Setup of job 4749:
==> flow/design.v <==
module hbridgecontroller(
input PCLK, 				 
input PRESERN, 				 
input PSEL, 				 
input PENABLE, 				 
output wire PREADY, 		 
output wire PSLVERR,		 
input PWRITE,				 
input [31:0] PADDR,			 
input wire [31:0] PWDATA,	 
output reg [31:0] PRDATA,	 
output reg motor1_pwm,
output reg motor2_pwm,
output reg [1:0] motor1_ctrl,
output reg [1:0] motor2_ctrl
); 
assign PSLVERR = 0;
assign PREADY = 1;
wire write_enable = (PENABLE && PWRITE && PSEL);
wire read_enable = (!PWRITE && PSEL); 
wire M1CTRL_WRITE = write_enable && (PADDR[15:0] == 16'h0000);
wire M1CTRL_READ = read_enable && (PADDR[15:0] == 16'h0000);
wire M2CTRL_WRITE = write_enable && (PADDR[15:0] == 16'h0004);
wire M2CTRL_READ = read_enable && (PADDR[15:0] == 16'h0004);
wire M1SPEED_WRITE = write_enable && (PADDR[15:0] == 16'h0008);
wire M1SPEED_READ = read_enable && (PADDR[15:0] == 16'h0008);
wire M2SPEED_WRITE = write_enable && (PADDR[15:0] == 16'h000c);
wire M2SPEED_READ = read_enable && (PADDR[15:0] == 16'h000c);
reg [31:0] counter;
parameter PWM_PERIOD = 200000;   
reg [31:0] M1_duty, M2_duty;
reg [31:0] M1_duty_v, M2_duty_v;
always @(posedge PCLK)
begin
    if (!PRESERN) counter = 0;
    else if (counter >= PWM_PERIOD) counter = 0;
    else counter = counter + 1;
    if (counter < M1_duty && M1_duty > (PWM_PERIOD >> 4)) motor1_pwm <= 1;
    else motor1_pwm <= 0;
    if (counter < M2_duty && M2_duty > (PWM_PERIOD >> 4)) motor2_pwm <= 1;
    else motor2_pwm <= 0;
end
always @(posedge PCLK)
begin
    M1_duty_v = M1_duty;
    M2_duty_v = M2_duty;
	if(!PRESERN)
	begin
        M1_duty_v = 0;
        M2_duty_v = 0;
        motor1_ctrl = 2'b10;
        motor2_ctrl = 2'b10;
    end
    if (M1CTRL_WRITE)
    begin
        if (PWDATA != 0) motor1_ctrl = 2'b01;
        else motor1_ctrl = 2'b10;
    end
    else if (M1CTRL_READ)
    begin
        if (motor1_ctrl == 2'b10) PRDATA = 1;
        else PRDATA = 0;
    end
    if (M2CTRL_WRITE)
    begin
        if (PWDATA != 0) motor2_ctrl = 2'b01;
        else motor2_ctrl = 2'b10;
    end
    else if (M2CTRL_READ)
    begin
        if (motor2_ctrl == 2'b10) PRDATA = 1;
        else PRDATA = 0;
    end
    else if (M1SPEED_WRITE) 
    begin
        M1_duty_v = (PWM_PERIOD * PWDATA[15:0]) >> 8;
        if (M1_duty_v > PWM_PERIOD) M1_duty_v = PWM_PERIOD;
    end
    else if (M1SPEED_READ) PRDATA = ( M1_duty_v / PWM_PERIOD );
    else if (M2SPEED_WRITE) 
    begin
        M2_duty_v = (PWM_PERIOD * PWDATA[15:0]) >> 8;
        if (M2_duty_v > PWM_PERIOD) M2_duty_v = PWM_PERIOD;
    end
    else if (M2SPEED_READ) PRDATA = ( M2_duty_v / PWM_PERIOD );
    M1_duty <= M1_duty_v;
    M2_duty <= M2_duty_v;
end
endmodule
Settings: LEC_CHECK=0, ABC_AREA=1, CAP_MARGIN=0, CELL_PAD_IN_SITES_GLOBAL_PLACEMENT=2, CORE_ASPECT_RATIO=1.59, CORE_MARGIN=8, CORE_UTILIZATION=32, GPL_ROUTABILITY_DRIVEN=1, GPL_TIMING_DRIVEN=0, MIN_ROUTING_LAYER=met1, SLEW_MARGIN=35; clock period 30.0 ns.
run.sh (not shown) runs the stock make flow with config.mk's settings and CLKGATE_MAP_FILE=.
Job 4749 ended with every stage complete and zero timing, DRC or antenna violations.
Edits applied to the flow inputs when going from job 4749 to job 4488:
Settings: CAP_MARGIN: 0 -> 20; GPL_TIMING_DRIVEN: 0 -> unset; CORE_ASPECT_RATIO: 1.59 -> unset; ABC_AREA: 1 -> unset; CTS_CLUSTER_SIZE: unset -> 69; CORE_MARGIN: 8 -> 2; GPL_ROUTABILITY_DRIVEN: 1 -> unset; MIN_ROUTING_LAYER: met1 -> unset; CELL_PAD_IN_SITES_GLOBAL_PLACEMENT: 2 -> unset; SLEW_MARGIN: 35 -> 20; CORE_UTILIZATION: 32 -> 17.
--- outcome ---
- Job 4488 finished all stages; the layout is clean.
- Per the comparison of job 4488 with job 4749, count of clock buffers in the final design went up 1, share of the cycle needed by the critical path after routing went up 17 points, total I/O pin count held, cell area went up about 2.2%.
- Summary of job 4488 over job 4749: clock skew shows an increase of 0.0038 ns; worst-case setup margin in the final layout shows a reduction of 4.97 ns; first-pass GRT wire length shows an increase of 3.3%; critical path depth shows a reduction of 56%; via count shows an increase of 10%.
- | chip footprint | job 4488 vs job 4749 | worse |
- Against job 4749, job 4488 comes in 40 lower on count of plain and timing-repair buffers.
## Diff of input files: job 4838 against job 4488
Settings: setting CELL_PAD_IN_SITES_DETAIL_PLACEMENT to 2 for the first time; removing CTS_CLUSTER_SIZE (formerly 69); setting HOLD_SLACK_MARGIN to 0.23 for the first time; changing CORE_UTILIZATION from 17 to 40.
[summary]
- Compared to job 4488, job 4838 has total net switching power about 38% higher.
- PADDR[14] as the launching instance or port of the critical path was reported by job 4488, and PADDR[3] by job 4838.
- Standard-cell row count in job 4838 vs job 4488: down about 35%
- Job 4838 vs job 4488 on number of design-rule violations left by the first detailed-router iteration: job 4838 is the higher one.
- Looking at via count of the first global-routing pass, job 4838 sits 7708 above job 4488.
- Row worst hold-check slack: job 4838 higher / job 4488 lower
- Measured against job 4838, the power density relative to cell area of job 4488 comes out at 0.819 times the reference value.
- Per the comparison of job 4838 with job 4488, worst-case setup slack after placement lower, post-route worst setup slack lower, met2 layer usage reported by global route higher.
- The clock skew reported for job 4838 is greater than that of job 4488 by 0.014 ns.
- Lower met1 routed wirelength after detailed routing goes to job 4488 over job 4838.

---

RTL: the design.v shown in full above, as it stands there.
==> flow/config.mk <==
export PLATFORM = sky130hd
export DESIGN_NAME = hbridgecontroller
export DESIGN_NICKNAME = hbridgecontroller
export VERILOG_FILES = /design/flow/design.v
export SDC_FILE = /design/flow/constraint.sdc
export NUM_CORES = 4
export LEC_CHECK = 0
export ABC_AREA = 0
export CAP_MARGIN = 20
export CORE_MARGIN = 2
export CORE_UTILIZATION = 71
export CTS_CLUSTER_SIZE = 57
export PLACE_DENSITY_LB_ADDON = 0.0
export SETUP_SLACK_MARGIN = 4.62
export SLEW_MARGIN = 20
==> flow/constraint.sdc <==
create_clock -name core_clock -period 15.4 [get_ports {PCLK}]
set_input_delay 3.0800 -clock core_clock [delete_from_list [all_inputs] [get_ports {PCLK}]]
set_output_delay 3.0800 -clock core_clock [all_outputs]
set_load 0.01 [all_outputs]
The baseline failed in clock tree synthesis (4_1_cts), error DPL-0038.
Edit:
ABC_AREA = default   (was 0)
CORE_UTILIZATION = 68   (was 71)
CTS_CLUSTER_SIZE = default   (was 57)
PLACE_DENSITY_LB_ADDON = default   (was 0.0)
SETUP_SLACK_MARGIN = default   (was 4.62)
clock period = 24.5 ns   (was 15.4 ns; I/O delays follow)
After rerunning: The new run passed the timing, design-rule and antenna checks. Synthesized cell count stays the same. Die area went up by 4.3%. Area after synthesis does not change.
Edit:
CORE_UTILIZATION = 65   (was 68)
CTS_CLUSTER_DIAMETER = 35   (was default)
clock period = 15.4 ns   (was 24.5 ns; I/O delays follow)
=> The new run aborted during global routing (5_1_grt) (GRT-0232); area after synthesis does not change; die area went up by 4.5%; synthesized cell count is unchanged.
Edit:
CORE_UTILIZATION = 57   (was 65)
CTS_CLUSTER_DIAMETER = default   (was 35)
clock period = 14.8 ns   (was 15.4 ns; I/O delays follow)
The changed run finished but fails on negative setup slack; synthesized area is unchanged; die area came out higher by 14%; synthesized cell count is unchanged.

---

amber:
// hbridgecontroller: RTL as listed in full above, without the edits since
==> flow/config.mk <==
export PLATFORM = sky130hd
export DESIGN_NAME = hbridgecontroller
export DESIGN_NICKNAME = hbridgecontroller
export VERILOG_FILES = /design/flow/design.v
export SDC_FILE = /design/flow/constraint.sdc
export NUM_CORES = 4
export LEC_CHECK = 0
export CAP_MARGIN = 20
export CORE_MARGIN = 2
export CORE_UTILIZATION = 40
export CTS_CLUSTER_DIAMETER = 165
export CTS_CLUSTER_SIZE = 93
export SLEW_MARGIN = 20
export TNS_END_PERCENT = 15
==> flow/constraint.sdc <==
create_clock -name core_clock -period 30.0 [get_ports {PCLK}]
set_input_delay 6.0000 -clock core_clock [delete_from_list [all_inputs] [get_ports {PCLK}]]
set_output_delay 6.0000 -clock core_clock [all_outputs]
set_load 0.01 [all_outputs]
Both conditions hold for amber: the flow ran to the end and the final layout passed the timing, design-rule and antenna checks.
The inputs of fjord differ from those of amber as listed below.
Settings: CORE_UTILIZATION now 35, was 40; TNS_END_PERCENT no longer set, was 15; CTS_CLUSTER_DIAMETER now 386, was 165; CTS_CLUSTER_SIZE now 47, was 93; PLACE_DENSITY_LB_ADDON now 0.23, previously not set.
==> comparison <==
As far as clock skew is concerned, fjord and amber perform about the same.
fjord and amber ended up with roughly the same proportion of cell area occupied by registers.
amber ended up with o21ai_1 as its slowest library cell on the worst path; fjord ended up with clkdlybuf4s50_1.
When fjord is measured against amber, its worst-case headroom to the max-slew limit turns out 6.0 points lower.
Against amber, summed area of non-filler cells in the final layout in fjord rose slightly.
Diff amber -> fjord | worst setup margin | decrease of 240 ps
Total wire length of fjord exceeds that of amber slightly.

---

Starts from the design.v that is shown in full above.
clock: 15.4 ns
lec_check: 0
abc_area: 0
cap_margin: 20
core_margin: 2
core_utilization: 71
place_density_lb_addon: 0.0
setup_slack_margin: -1.0
slew_margin: 20
The starting point did not get past 4_1_cts with DPL-0033.
Edit:
Settings changed: ABC_AREA 0 to 1, CORE_UTILIZATION 71 to 68, PLACE_DENSITY_LB_ADDON 0.0 to default, SETUP_SLACK_MARGIN -1.0 to default.
Clock period 15.4 ns to 21.2 ns, I/O delays scaled along.
Result: This time the run completed without violations; synthesized area climbs slightly; die size climbs by a few percent; synthesized cell count climbs by a little under a tenth.
Edit:
Settings changed: ABC_AREA 1 to default, CORE_UTILIZATION 68 to 67, CTS_CLUSTER_SIZE from default to 39.
Clock period 21.2 ns to 15.5 ns, I/O delays scaled along.
After rerunning:
- Now the flow ended with an error in 5_1_grt
- synthesized area falls by 0.59%
- die size rises by about 0.9%
- synthesized cell count falls by 8.1%
Edit:
Settings changed: CORE_UTILIZATION 67 to 58, CTS_CLUSTER_SIZE 39 to default, SETUP_SLACK_MARGIN from default to 2.36.
Clock period 15.5 ns to 13.6 ns, I/O delays scaled along.
Outcome:
- With this change the flow finished with setup timing left
- area after synthesis does not change
- die size grows by 15%
- synthesized cell count does not change
No activity file was given, so power comes from the tool's default toggle rates.
